build 44:
==> flow/design.v (excerpt) <==
module my_top_architecture (
    input clock,
    input resetn,
    input tunning,  
    input mode_switch,  
    input increment_button,  
    output wire [47:0] segment_out
);
Size: roughly 170 flip-flops.
export LEC_CHECK = 0
export CAP_MARGIN = 20
export CORE_MARGIN = 2
export CORE_UTILIZATION = 40
export PLACE_DENSITY = 0.6
export SLEW_MARGIN = 20
create_clock -name core_clock -period 15.0 [get_ports {clock}]
run.sh (not shown) runs the stock make flow with config.mk's settings and CLKGATE_MAP_FILE=.
### build 44 -> trial 93
diff --git a/flow/config.mk b/flow/config.mk
--- a/flow/config.mk
+++ b/flow/config.mk
@@ -8,5 +8,6 @@
 export CAP_MARGIN = 20
+export CORE_ASPECT_RATIO = 1.47
 export CORE_MARGIN = 2
-export CORE_UTILIZATION = 40
-export PLACE_DENSITY = 0.6
+export CORE_UTILIZATION = 69
+export SETUP_SLACK_MARGIN = -1.21
 export SLEW_MARGIN = 20
--- outcome ---
Compared to build 44, the routing of trial 93 uses less wire. The wire length of the first global-routing pass in trial 93 was lower than what build 44 gave.

* * *

my_top_architecture again, from the RTL that the note above started with.
// my_top_architecture
module my_top_architecture (
    input clock,
    input resetn,
    input tunning,  
    input mode_switch,  
    input increment_button,  
    output wire [47:0] segment_out
);
Settings: LEC_CHECK=0, ABC_AREA=1, CAP_MARGIN=20, CORE_MARGIN=2, CORE_UTILIZATION=58, GPL_ROUTABILITY_DRIVEN=1, MAX_ROUTING_LAYER=met5, MIN_ROUTING_LAYER=met1, PLACE_DENSITY_LB_ADDON=0.05, SETUP_SLACK_MARGIN=0.49, SLEW_MARGIN=5; clock period 10.7 ns.
The starting point completed and failed the layout checks on max-capacitance violations, max-slew violations, negative setup slack.
Rerun with:
CAP_MARGIN = 35   (was 20)
CORE_ASPECT_RATIO = 0.5   (was default)
CORE_MARGIN = 6   (was 2)
CORE_UTILIZATION = 38   (was 58)
CTS_CLUSTER_DIAMETER = 387   (was default)
CTS_CLUSTER_SIZE = 93   (was default)
GPL_ROUTABILITY_DRIVEN = 0   (was 1)
HOLD_SLACK_MARGIN = 0.3   (was default)
SETUP_SLACK_MARGIN = -0.95   (was 0.49)
TNS_END_PERCENT = 15   (was default)
Now the flow finished but fails on negative setup slack.
Global-route usage fell by 13 points.
Die area rose by 64%.
Clock-buffer cell count does not change.
Register-to-register slack improves by 530 ps.
Routed wire length fell by 19%.
Design area fell by 7.4%.
Setup slack improves by 530 ps.
Critical path depth fell by 2.
First-iteration DRC count fell by 34%.
Rerun with:
CAP_MARGIN = 20   (was 35)
CORE_ASPECT_RATIO = default   (was 0.5)
CORE_MARGIN = 2   (was 6)
CORE_UTILIZATION = 72   (was 38)
CTS_CLUSTER_DIAMETER = default   (was 387)
CTS_CLUSTER_SIZE = 72   (was 93)
GPL_ROUTABILITY_DRIVEN = 1   (was 0)
HOLD_SLACK_MARGIN = default   (was 0.3)
PLACE_DENSITY = 0.66   (was default)
PLACE_DENSITY_LB_ADDON = default   (was 0.05)
SETUP_SLACK_MARGIN = -0.62   (was -0.95)
TNS_END_PERCENT = default   (was 15)
clock period = 11.3 ns   (was 10.7 ns; I/O delays follow)
Outcome:
- The new run finished with negative setup slack left
- cell count falls by 11%
- setup slack gets better by 77 ps
- sequential share of layout area climbs by 2.0 points
- via count increases by about 6%
- design area went down by about 9%
- area after synthesis does not change
- die size goes down by about 50%
- maximum frequency decreases by about 4.5%
- critical path depth is unchanged
- synthesized cell count stays the same

* * *

Starting RTL as in the previous note.
==> flow/config.mk <==
export PLATFORM = sky130hd
export DESIGN_NAME = my_top_architecture
export DESIGN_NICKNAME = my_top_architecture
export VERILOG_FILES = /design/flow/design.v
export SDC_FILE = /design/flow/constraint.sdc
export NUM_CORES = 4
export LEC_CHECK = 0
export ABC_AREA = 1
export CAP_MARGIN = 20
export CORE_MARGIN = 2
export CORE_UTILIZATION = 72
export CTS_CLUSTER_DIAMETER = 378
export CTS_CLUSTER_SIZE = 20
export GPL_ROUTABILITY_DRIVEN = 1
export MAX_ROUTING_LAYER = met5
export MIN_ROUTING_LAYER = met1
export PLACE_DENSITY_LB_ADDON = 0.2
export SETUP_SLACK_MARGIN = 2.21
export SLEW_MARGIN = 40
==> flow/constraint.sdc <==
create_clock -name core_clock -period 12.6 [get_ports {clock}]
set_input_delay 2.5200 -clock core_clock [delete_from_list [all_inputs] [get_ports {clock}]]
set_output_delay 2.5200 -clock core_clock [all_outputs]
set_load 0.01 [all_outputs]
The baseline failed in global routing on GRT-0232.
==> next run, changes <==
- ABC_AREA: 1 -> 0
- CTS_CLUSTER_DIAMETER: 378 -> unset
- CTS_CLUSTER_SIZE: 20 -> 80
- PLACE_DENSITY_LB_ADDON: 0.2 -> 0.01
- SETUP_SLACK_MARGIN: 2.21 -> 0.96
- SLEW_MARGIN: 40 -> 5
- clock period: 12.6 -> 3.32 ns (I/O delays scaled with it)
=>
- With this change the flow stopped in clock tree synthesis, error DPL-0038
- area after synthesis rose by about 38%
- synthesized cell count rose by 20%
- die area rose by 37%
==> next run, changes <==
- ABC_AREA: 0 -> 1
- CORE_UTILIZATION: 72 -> 59
- CTS_CLUSTER_SIZE: 80 -> unset
- PLACE_DENSITY_LB_ADDON: 0.01 -> 0.05
- SETUP_SLACK_MARGIN: 0.96 -> 0.49
- SLEW_MARGIN: 5 -> 40
- clock period: 3.32 -> 10.7 ns (I/O delays scaled with it)
Outcome: With this change the flow completed and failed the layout checks on negative setup slack; die area goes down by roughly a tenth; area after synthesis went down by a quarter to a third; synthesized cell count is lower by about a fifth.

* * *

## job 7096
my_top_architecture again, from the RTL that the note above started with.
export LEC_CHECK = 0
export ABC_AREA = 1
export CAP_MARGIN = 20
export CORE_MARGIN = 2
export CORE_UTILIZATION = 51
export PLACE_DENSITY = 0.6
export SETUP_SLACK_MARGIN = 4.84
export SLEW_MARGIN = 20
export TNS_END_PERCENT = 10
create_clock -name core_clock -period 21.0 [get_ports {clock}]
The flow did not stop early for job 7096: all stages ran, and the layout cleared the timing, design-rule and antenna checks.
--- input diff job 7096..job 976 ---
- SETUP_SLACK_MARGIN: 4.84 -> unset
- CTS_CLUSTER_SIZE: unset -> 97
- CORE_UTILIZATION: 51 -> 64
- ABC_AREA: 1 -> unset
- TNS_END_PERCENT: 10 -> unset
## What came out
Job 976 went all the way through the flow, and no timing, DRC or antenna check failed. Comparing job 976 against job 7096, there is no change at all in number of antenna violations at the first check in global routing. Going from job 7096 to job 976, post-synth design cell area grew by more than a quarter. Going from job 7096 to job 976, growth of design area from synthesis to finish lost 6.1 points, routed wire length picked up an extra 25,000 um, critical path depth lost 66%, routing usage on met1 picked up an extra 13 points, via count picked up an extra 53%.
Input changes introduced in job 7421 (baseline for comparison: job 976):
- CTS_CLUSTER_SIZE: 97 -> unset
- CTS_CLUSTER_DIAMETER: unset -> 98
- CORE_UTILIZATION: 64 -> 72
- ABC_AREA: unset -> 1
- the clock period (ns, I/O delays scaled along): 21.0 -> 10.3
[summary]
Between job 976 and job 7421, the share of synthesized cell area in and, or, nand and nor gates is lower for job 976. On floorplan row count: job 7421 sits below job 976. Note that the total die size recorded for job 7421 amounts to 0.65 times the value seen in job 976. In the tables for job 976 and job 7421, synthesized instance count reads higher with job 976. The initial core utilization reported for job 7421 is greater than that of job 976 by 8.5 points. Among job 976 and job 7421, the run that stopped before the end is job 7421, and it is the only one. 5_1_grt: job 7421 exited with error. Delta(standard cell area after detailed placement, job 7421 - job 976) < 0. Relative to job 976, die extent in y decreased by 19% in job 7421. The area after synthesis of job 7421 was superior to that of job 976. Measured against job 7421, the total cell area reported by yosys after synthesis of job 976 comes out at 1.4 times the reference value.
What job 4066 does differently from job 7421 at the input level:
- changing CORE_UTILIZATION from 72 to 51
- removing ABC_AREA (formerly 1)
- removing CTS_CLUSTER_DIAMETER (formerly 98)
- changing the clock period (ns, I/O delays scaled along) from 10.3 to 21.0
==> results <==
Job 4066: synthesized area divided by synthesized cell count higher than job 7421. Re placer congestion estimate: job 4066 is about 3% up on job 7421. No stage failed in job 4066, and the final checks on the layout all came back clean. The number of cells in the yosys synthesis report of job 4066 is higher than that of job 7421. Compound-gate portion of the synthesized area was higher in job 4066 than in job 7421. Number of standard cells after synthesis in job 4066 is 504 above job 7421. Xor/xnor share of the synthesized area, job 7421 and job 4066: lower on job 7421. As of job 4066, number of placed instances, taps included had risen by more than 10% compared to job 7421. [compare] base=job 7421 new=job 4066: post-synthesis instance area increased about 38%, number of buffers inserted during clock tree synthesis essentially unchanged, standard cell core area increased 94%.
diff inputs: job 4066 => job 8951
- swapping 51 for 40 in CORE_UTILIZATION
- swapping 21.0 for 12.0 in the clock period (ns, I/O delays scaled along)
Notes after the runs:
Job 4066 was smaller in final cell area than job 8951.
Sequential share of layout area: job 8951 vs job 4066 down 1.5 points
When the final numbers for job 8951 and job 4066 were put side by side, the per-cell routed wire length turned out to be greater in job 4066.
Job 4066 has a higher layout clock buffer count than job 8951.
The die size in job 8951 is 1.3 times that in job 4066.
Run comparison: job 8951 slowest library cell on the worst path or4_4; job 4066 slowest library cell on the worst path dfrtp_1
Number of logic gates: job 8951 vs job 4066, no meaningful difference
Sort job 8951 and job 4066 by number of buffers other than clock buffers in the final layout desc -> top: job 8951
Total number of vias went up by a few percent going from job 4066 to job 8951.
The setup slack of job 8951 is smaller than that of job 4066.
